==> flow/design.v (excerpt) <==
module alu_top (
    input             clk,
    input      [7:0]  a,
    input      [7:0]  b,
    input      [3:0]  sel,
    output reg [15:0] out
);
For scale: about 1400 cells after synthesis, ~36 flip-flops, about 37 I/O pins, ~0.011 mm^2 of cells after synthesis.
clock: 17.3 ns
lec_check: 0
cap_margin: 20
core_margin: 2
core_utilization: 72
cts_cluster_diameter: 391
slew_margin: 20
tns_end_percent: 5
run.sh (not shown) runs the stock make flow with config.mk's settings and CLKGATE_MAP_FILE=.
The baseline aborted during detailed placement (3_5_place_dp).
==> next run, changes <==
- CORE_UTILIZATION: 72 -> 40
- CTS_CLUSTER_DIAMETER: 391 -> default
- TNS_END_PERCENT: 5 -> default
- clock period: 17.3 -> 30.6 ns (I/O delays scaled with it)
Result: The new run finished clean. Area after synthesis does not change. Synthesized cell count is unchanged. Die area rises by 77%.
==> next run, changes <==
- ABC_AREA: default -> 1
- CORE_UTILIZATION: 40 -> 60
- clock period: 30.6 -> 17.0 ns (I/O delays scaled with it)
After rerunning:
- With this change the flow aborted during global routing (5_1_grt)
- die area falls by 33%
- area after synthesis is about the same
- synthesized cell count rises by 16%
==> next run, changes <==
- ABC_AREA: 1 -> default
- CORE_UTILIZATION: 60 -> 68
- clock period: 17.0 -> 34.3 ns (I/O delays scaled with it)
=> With this change the flow ran to the end with no violations; synthesized cell count drops by about 14%; die area came out lower by 11%; area after synthesis is about the same.
==> next run, changes <==
- CORE_UTILIZATION: 68 -> 72
- PLACE_DENSITY: default -> 0.39
- SETUP_SLACK_MARGIN: default -> 3.85
- clock period: 34.3 -> 17.3 ns (I/O delays scaled with it)
=> This time the run died in detailed placement (3_5_place_dp). Die area drops by a few percent. Area after synthesis does not change. Synthesized cell count stays the same.
==> next run, changes <==
- CORE_UTILIZATION: 72 -> 40
- PLACE_DENSITY: 0.39 -> default
- SETUP_SLACK_MARGIN: 3.85 -> default
- clock period: 17.3 -> 32.0 ns (I/O delays scaled with it)
What happened:
- The changed run finished with timing, DRC and antenna clean
- die size went up by well over a third
- synthesized cell count stays the same
- synthesized area does not change

========
alu_top again, from the RTL that the note above started with.
// alu_top
module alu_top (
    input             clk,
    input      [7:0]  a,
    input      [7:0]  b,
    input      [3:0]  sel,
    output reg [15:0] out
);
make LEC_CHECK=0 ABC_AREA=1 CAP_MARGIN=20 CELL_PAD_IN_SITES_GLOBAL_PLACEMENT=2 CORE_MARGIN=4 CORE_UTILIZATION=40 CTS_CLUSTER_SIZE=69 MAX_ROUTING_LAYER=met4 PLACE_DENSITY=0.51 SLEW_MARGIN=20 TNS_END_PERCENT=25 finish   # period 52.9 ns
Edit:
- ABC_AREA: 1 -> not set
- CELL_PAD_IN_SITES_GLOBAL_PLACEMENT: 2 -> not set
- CORE_MARGIN: 4 -> 2
- CORE_UTILIZATION: 40 -> 58
- CTS_CLUSTER_SIZE: 69 -> not set
- MAX_ROUTING_LAYER: met4 -> not set
- PLACE_DENSITY: 0.51 -> not set
- SETUP_SLACK_MARGIN: not set -> 4.76
- TNS_END_PERCENT: 25 -> not set
- clock period: 52.9 -> 17.5 ns (I/O delays scaled with it)
The changed run died in global routing (5_1_grt).
Area after synthesis hardly moves.
Die area is lower by about 33%.
Synthesized cell count goes down by 14%.
Edit:
- ABC_AREA: not set -> 1
- CORE_UTILIZATION: 58 -> 62
- SETUP_SLACK_MARGIN: 4.76 -> not set
- clock period: 17.5 -> 24.6 ns (I/O delays scaled with it)
Outcome: With this change the flow produced a clean layout; die area went down by a few percent; area after synthesis hardly moves; synthesized cell count went up by about a fifth.
Edit:
- CORE_UTILIZATION: 62 -> 68
- CTS_CLUSTER_DIAMETER: not set -> 237
- CTS_CLUSTER_SIZE: not set -> 98
- With this change the flow produced a layout that fails on setup timing
- worst setup slack is worse by 1600 ps
- clock skew barely changes
- sequential cell count does not change
- routed wire length went up by 12%
- final area went down by 1.3%
- non-clock buffer count went down by 16
- final cell count went down by 2.5%
- count of clock-buffer cells in the layout is unchanged
Edit:
- CORE_UTILIZATION: 68 -> 65
- CTS_CLUSTER_SIZE: 98 -> 99
- PLACE_DENSITY: not set -> 0.38
- TNS_END_PERCENT: not set -> 15
- clock period: 24.6 -> 17.0 ns (I/O delays scaled with it)
This time the run stopped in global routing (5_1_grt) on GRT-0116.
Synthesized cell count does not change.
Synthesized area does not change.
Die size grows by 4.5%.

========
the reference run:
Starting RTL as in the previous note.
clock: 17.0 ns
lec_check: 0
abc_area: 1
cap_margin: 20
core_margin: 2
core_utilization: 64
cts_cluster_diameter: 237
cts_cluster_size: 99
place_density: 0.38
slew_margin: 20
tns_end_percent: 10
The reference run: it failed during 5_1_grt, and the tool reported DPL-0038.
[inputs] the trial run vs the reference run
- swapping 64 for 65 in CORE_UTILIZATION
- clearing PLACE_DENSITY, which used to be 0.38
- clearing CTS_CLUSTER_DIAMETER, which used to be 237
- clearing CTS_CLUSTER_SIZE, which used to be 99
- clearing TNS_END_PERCENT, which used to be 10
- clearing ABC_AREA, which used to be 1
- swapping 17.0 for 26.2 in the clock period (ns, I/O delays scaled along)
[summary]
| the trial run | all stages done | FAIL | negative setup slack |. Diff the trial run..the reference run | count of H-tree levels built during CTS | negligible. Cell area after synthesis delta (the reference run -> the trial run): insignificant. Looking at final estimated routing congestion in global placement, the trial run sits about 1.5% higher than the reference run does.

========
07-05:
Starting RTL as in the previous note.
## alu_top
module alu_top (
    input             clk,
    input      [7:0]  a,
    input      [7:0]  b,
    input      [3:0]  sel,
    output reg [15:0] out
);
clock: 29.6 ns
lec_check: 0
cap_margin: 20
core_margin: 2
core_utilization: 72
cts_cluster_diameter: 35
cts_cluster_size: 24
place_density_lb_addon: 0.28
setup_slack_margin: 4.08
slew_margin: 20
Status(07-05) = ERROR, stage = global routing (5_1_grt)
### 07-05 -> 06-26
- TNS_END_PERCENT now 5, previously not set
- CORE_UTILIZATION now 64, was 72
- SETUP_SLACK_MARGIN no longer set, was 4.08
- PLACE_DENSITY_LB_ADDON no longer set, was 0.28
- CTS_CLUSTER_DIAMETER no longer set, was 35
- CTS_CLUSTER_SIZE no longer set, was 24
- the clock period (ns, I/O delays scaled along) now 24.6, was 29.6
Notes after the runs:
06-26: GRT-0232 in global routing (5_1_grt) -> run aborted. From 07-05 to 06-26 the numbers moved as follows: final weighted congestion in routability-driven placement now sits higher, number of buffers inserted by post-CTS setup repair fell by about 43%. Measured against each other, 07-05 and 06-26 differ in placed standard-cell area, the lower figure coming from 07-05. Post-cts gate resize count, 07-05 and 06-26: lower on 06-26. Die size: 06-26 exceeds 07-05.

========
alu_top again, from the RTL that the note above started with.
## alu_top
module alu_top (
    input             clk,
    input      [7:0]  a,
    input      [7:0]  b,
    input      [3:0]  sel,
    output reg [15:0] out
);
    reg  [7:0]  a_q, b_q;
    reg  [3:0]  sel_q;
    wire [15:0] alu_out;
    always @(posedge clk) begin
        a_q   <= a;
        b_q   <= b;
        sel_q <= sel;
        out   <= alu_out;
    end
    alu u_alu (.a(a_q), .b(b_q), .sel(sel_q), .out(alu_out));
endmodule
Settings: LEC_CHECK=0, CAP_MARGIN=20, CELL_PAD_IN_SITES_DETAIL_PLACEMENT=1, CORE_ASPECT_RATIO=1.14, CORE_MARGIN=2, CORE_UTILIZATION=40, CTS_CLUSTER_SIZE=51, MAX_ROUTING_LAYER=met4, MIN_ROUTING_LAYER=met1, PLACE_DENSITY_LB_ADDON=0.02, SLEW_MARGIN=20; clock period 32.0 ns.
==> next run, changes <==
CORE_MARGIN = 3   (was 2)
CORE_UTILIZATION = 47   (was 40)
GPL_TIMING_DRIVEN = 0   (was not set)
- The new run produced a clean layout
- core utilization rises by 11 points
- sequential share of layout area falls by 0.11 points
- hold slack barely changes
- synthesized cell count is unchanged
- synthesized area is unchanged
- flip-flop count is unchanged
- worst setup slack gets worse by 0.71 ns
- via count rises by 2.3%
- global-route usage rises by 1.1 points
==> next run, changes <==
CELL_PAD_IN_SITES_DETAIL_PLACEMENT = not set   (was 1)
CELL_PAD_IN_SITES_GLOBAL_PLACEMENT = 1   (was not set)
CORE_ASPECT_RATIO = 1.17   (was 1.14)
CORE_MARGIN = 2   (was 3)
CORE_UTILIZATION = 40   (was 47)
CTS_CLUSTER_SIZE = not set   (was 51)
GPL_TIMING_DRIVEN = not set   (was 0)
MAX_ROUTING_LAYER = not set   (was met4)
MIN_ROUTING_LAYER = not set   (was met1)
PLACE_DENSITY_LB_ADDON = not set   (was 0.02)
TNS_END_PERCENT = 5   (was not set)
The changed run went through all stages and came out clean.
Sequential cell count is unchanged.
Register-to-register slack gets better by 0.73 ns.
Synthesized cell count does not change.
Core utilization goes down by 11 points.
Routed wire length came out higher by a few percent.
Worst hold slack degrades by 0.0090 ns.
Area after synthesis stays the same.
Fmax increases by a few percent.
==> next run, changes <==
ABC_AREA = 1   (was not set)
CELL_PAD_IN_SITES_GLOBAL_PLACEMENT = not set   (was 1)
CORE_ASPECT_RATIO = not set   (was 1.17)
CORE_UTILIZATION = 67   (was 40)
PLACE_DENSITY_LB_ADDON = 0.3   (was not set)
TNS_END_PERCENT = not set   (was 5)
=> The changed run completed with no timing, DRC or antenna violations; synthesized cell count climbs by 16%; routed wire length shrinks by 29%; first-iteration DRC count goes up by 50%; design area is lower by 6.0%; worst hold slack improves by 0.023 ns; clock-buffer cell count stays the same; non-clock buffer count drops by 45; utilization grows by 28 points; sequential share of layout area came out higher by 0.39 points.

========
Starting RTL as in the previous note.
Settings: LEC_CHECK=0, CAP_MARGIN=20, CORE_MARGIN=2, CORE_UTILIZATION=58, CTS_CLUSTER_DIAMETER=28, MAX_ROUTING_LAYER=met4, SETUP_SLACK_MARGIN=4.76, SLEW_MARGIN=20; clock period 17.5 ns.
The first run ended with an error in 5_1_grt.
Change:
--- a/flow/config.mk
+++ b/flow/config.mk
@@ -10,4 +10,4 @@
 export CORE_UTILIZATION = 58
-export CTS_CLUSTER_DIAMETER = 28
-export MAX_ROUTING_LAYER = met4
+export CTS_CLUSTER_DIAMETER = 33
+export HOLD_SLACK_MARGIN = 0.29
 export SETUP_SLACK_MARGIN = 4.76
After rerunning: The new run did not get past 5_1_grt on GRT-0232. Die area stays the same. Area after synthesis is unchanged. Synthesized cell count does not change.
Change:
--- a/flow/config.mk
+++ b/flow/config.mk
@@ -9,6 +9,5 @@
 export CORE_MARGIN = 2
-export CORE_UTILIZATION = 58
-export CTS_CLUSTER_DIAMETER = 33
-export HOLD_SLACK_MARGIN = 0.29
-export SETUP_SLACK_MARGIN = 4.76
+export CORE_UTILIZATION = 65
+export HOLD_SLACK_MARGIN = -0.08
 export SLEW_MARGIN = 20
+export TNS_END_PERCENT = 5
==> flow/constraint.sdc (replaced) <==
create_clock -name core_clock -period 26.9 [get_ports {clk}]
set_input_delay 5.3800 -clock core_clock [delete_from_list [all_inputs] [get_ports {clk}]]
set_output_delay 5.3800 -clock core_clock [all_outputs]
set_load 0.01 [all_outputs]
Now the flow completed and failed the layout checks on negative setup slack.
Synthesized cell count does not change.
Die size shrinks by 10%.
Synthesized area stays the same.
Change:
--- a/flow/config.mk
+++ b/flow/config.mk
@@ -9,4 +9,4 @@
 export CORE_MARGIN = 2
-export CORE_UTILIZATION = 65
-export HOLD_SLACK_MARGIN = -0.08
+export CORE_UTILIZATION = 72
+export PLACE_DENSITY_LB_ADDON = 0.27
 export SLEW_MARGIN = 20
==> flow/constraint.sdc (replaced) <==
create_clock -name core_clock -period 26.2 [get_ports {clk}]
set_input_delay 5.2400 -clock core_clock [delete_from_list [all_inputs] [get_ports {clk}]]
set_output_delay 5.2400 -clock core_clock [all_outputs]
set_load 0.01 [all_outputs]
What happened:
- Now the flow ended with an error in 5_1_grt
- die size falls by roughly a tenth
- area after synthesis does not change
- synthesized cell count stays the same

========
## job 6260
The RTL this note starts from:
==> flow/design.v <==
module alu_top (
    input             clk,
    input      [7:0]  a,
    input      [7:0]  b,
    input      [3:0]  sel,
    output reg [15:0] out
);
    reg  [7:0]  a_q, b_q;
    reg  [3:0]  sel_q;
    wire [15:0] alu_out;
    always @(posedge clk) begin
        a_q   <= a;
        b_q   <= b;
        sel_q <= sel;
        out   <= alu_out;
    end
    alu u_alu (.a(a_q), .b(b_q), .sel(sel_q), .out(alu_out));
endmodule

`timescale 1ns / 1ps
module alu(
    input [7:0] a,b,
    input [3:0] sel,
    output reg [15:0] out
    );
    always@(*)
        begin
            case(sel)
                4'b0000 : out=a+b;
                4'b0001 : out=a+1;
                4'b0010 : out=a-b;
                4'b0011 : out=a*b;
                4'b0100 : out=(b==0) ? 16'd0 : a/b;
                4'b0101 : out=(b==0) ? 16'd0 : a%b;
                4'b0110 : out=a&b;
                4'b0111 : out=a|b;
                4'b1000 : out=~(a&b);
                4'b1001 : out=~(a|b);
                4'b1010 : out=a^b;
                default: out=0;
            endcase        
        end    
endmodule
make LEC_CHECK=0 CAP_MARGIN=15 CELL_PAD_IN_SITES_GLOBAL_PLACEMENT=0 CORE_ASPECT_RATIO=1.04 CORE_MARGIN=2 CORE_UTILIZATION=67 CTS_CLUSTER_SIZE=89 PLACE_DENSITY_LB_ADDON=0.1 SLEW_MARGIN=40 TNS_END_PERCENT=60 finish   # period 27.0 ns
No crash in job 6260: every stage finished, but the layout fails its final checks due to setup timing.
Here is what was changed in the inputs of job 3263 compared with job 6260.
- changing TNS_END_PERCENT from 60 to 5
- removing PLACE_DENSITY_LB_ADDON (formerly 0.1)
- changing CORE_UTILIZATION from 67 to 70
- setting ABC_AREA to 1 for the first time
- setting CTS_CLUSTER_DIAMETER to 232 for the first time
- setting PLACE_DENSITY to 0.62 for the first time
- changing the clock period (ns, I/O delays scaled along) from 27.0 to 21.9
==> comparison <==
Job 3263 did not finish; a tool error ended it in 4_1_cts. Job 3263: pre-CTS setup slack 0.60 ns below job 6260. From job 6260 to job 3263 the numbers moved as follows: post-DP HPWL saw an increase, netlist area before placement saw little to no change. Summary of job 3263 over job 6260: post-synthesis mux area share moved down; die size now sits lower; total placed instance area up about 12%; average footprint of a synthesized cell fell by 1.1 sq um. As far as area fraction in full adders, half adders and majority gates is concerned, job 6260 and job 3263 perform about the same.
For job 4322, these inputs were changed with respect to job 3263:
- CORE_ASPECT_RATIO changed from 1.04 to 0.91
- SETUP_SLACK_MARGIN newly set to -2.0
- CTS_CLUSTER_DIAMETER removed (was 232)
- PLACE_DENSITY removed (was 0.62)
- ABC_AREA removed (was 1)
- CORE_UTILIZATION changed from 70 to 72
- PLACE_DENSITY_LB_ADDON newly set to 0.1
- CTS_CLUSTER_SIZE changed from 89 to 91
- the clock period (ns, I/O delays scaled along) changed from 21.9 to 27.0
[summary]
Job 4322 reports a higher worst setup timing slack at the placement stage than job 3263 does. Compared with job 3263, job 4322 improves area of the core region. Synthesized cell count (higher): job 3263. On Yosys chip area, job 3263 and job 4322 are basically level. The flow completed for job 4322, but it is not clean: the layout still shows setup timing. From job 3263 to job 4322 the numbers moved as follows: fraction of the core area occupied by cells at floorplan moved up, area of the chip dropped 400 sq um.

========
// alu_top: RTL as listed in full above, without the edits since
clock: 32.0 ns
lec_check: 0
cap_margin: 20
core_margin: 2
core_utilization: 40
cts_cluster_diameter: 396
cts_cluster_size: 98
slew_margin: 20
tns_end_percent: 10
==> next run, changes <==
CELL_PAD_IN_SITES_GLOBAL_PLACEMENT = 2   (was unset)
CTS_CLUSTER_DIAMETER = unset   (was 396)
CTS_CLUSTER_SIZE = 69   (was 98)
TNS_END_PERCENT = unset   (was 10)
- non-clock buffer count is higher by 14
- routed wire length is higher by 11%
- flip-flop count stays the same
- worst hold slack got worse by 10 ps

========
Setup of garnet:
RTL: the design.v shown in full above, as it stands there.
make LEC_CHECK=0 CAP_MARGIN=15 CELL_PAD_IN_SITES_GLOBAL_PLACEMENT=0 CORE_ASPECT_RATIO=0.91 CORE_MARGIN=2 CORE_UTILIZATION=72 CTS_CLUSTER_SIZE=91 HOLD_SLACK_MARGIN=0.3 PLACE_DENSITY_LB_ADDON=0.1 SETUP_SLACK_MARGIN=-2.0 SLEW_MARGIN=40 TNS_END_PERCENT=5 finish   # period 23.6 ns
garnet did not finish: a tool error stopped it during detailed placement (3_5_place_dp).
Here is what was changed in the inputs of pepper compared with garnet.
==> flow/config.mk <==
export PLATFORM = sky130hd
export DESIGN_NAME = alu_top
export DESIGN_NICKNAME = alu_top
export VERILOG_FILES = /design/flow/design.v
export SDC_FILE = /design/flow/constraint.sdc
export NUM_CORES = 4
export LEC_CHECK = 0
export CAP_MARGIN = 15
export CELL_PAD_IN_SITES_GLOBAL_PLACEMENT = 0
export CORE_ASPECT_RATIO = 0.79
export CORE_MARGIN = 2
export CORE_UTILIZATION = 68
export CTS_CLUSTER_DIAMETER = 26
export SETUP_SLACK_MARGIN = 2.94
export SLEW_MARGIN = 40
export TNS_END_PERCENT = 60
==> flow/constraint.sdc <==
create_clock -name core_clock -period 16.0 [get_ports {clk}]
set_input_delay 3.2000 -clock core_clock [delete_from_list [all_inputs] [get_ports {clk}]]
set_output_delay 3.2000 -clock core_clock [all_outputs]
set_load 0.01 [all_outputs]
## What came out
pepper: DPL-0038 in clock tree synthesis (4_1_cts) -> run aborted. Compared with garnet, overall die width in pepper increased by more than 10%. Diff pepper and garnet: routability congestion estimate lower in pepper. pepper ended up with a lower starting density of the core than garnet did. garnet -> pepper: synthesized area per cell delta 0, exact match. Diff pepper..garnet | area after synthesis | unchanged.
diff inputs: pepper => yarrow
==> flow/config.mk <==
export PLATFORM = sky130hd
export DESIGN_NAME = alu_top
export DESIGN_NICKNAME = alu_top
export VERILOG_FILES = /design/flow/design.v
export SDC_FILE = /design/flow/constraint.sdc
export NUM_CORES = 4
export LEC_CHECK = 0
export ABC_AREA = 1
export CAP_MARGIN = 20
export CORE_MARGIN = 2
export CORE_UTILIZATION = 68
export CTS_CLUSTER_DIAMETER = 237
export CTS_CLUSTER_SIZE = 92
export SLEW_MARGIN = 20
==> flow/constraint.sdc <==
create_clock -name core_clock -period 24.6 [get_ports {clk}]
set_input_delay 4.9200 -clock core_clock [delete_from_list [all_inputs] [get_ports {clk}]]
set_output_delay 4.9200 -clock core_clock [all_outputs]
set_load 0.01 [all_outputs]
Results
- Synthesized cell count: yarrow > pepper
- Summary — number of standard cells reported by yosys, yarrow relative to pepper: higher, by about 16%.
- yarrow: die width lower than pepper
- Completing all stages was not enough for yarrow: its layout failed the final checks because of negative setup slack.
- Cmp pepper and yarrow / placement-stage worst setup slack / higher: yarrow
- Cell area after synthesis across pepper and yarrow: no real change.
- Summary — HPWL reported at the end of detailed placement, yarrow relative to pepper: lower, by 44%.
- From pepper to yarrow the numbers moved as follows: cell count after placement shrank by about 8%; routability congestion estimate from global placement grew by 3.8%.
- Looking at pepper and yarrow, the die area is a wash.
- [yarrow] area fraction in compound gates fell 12 points relative to pepper
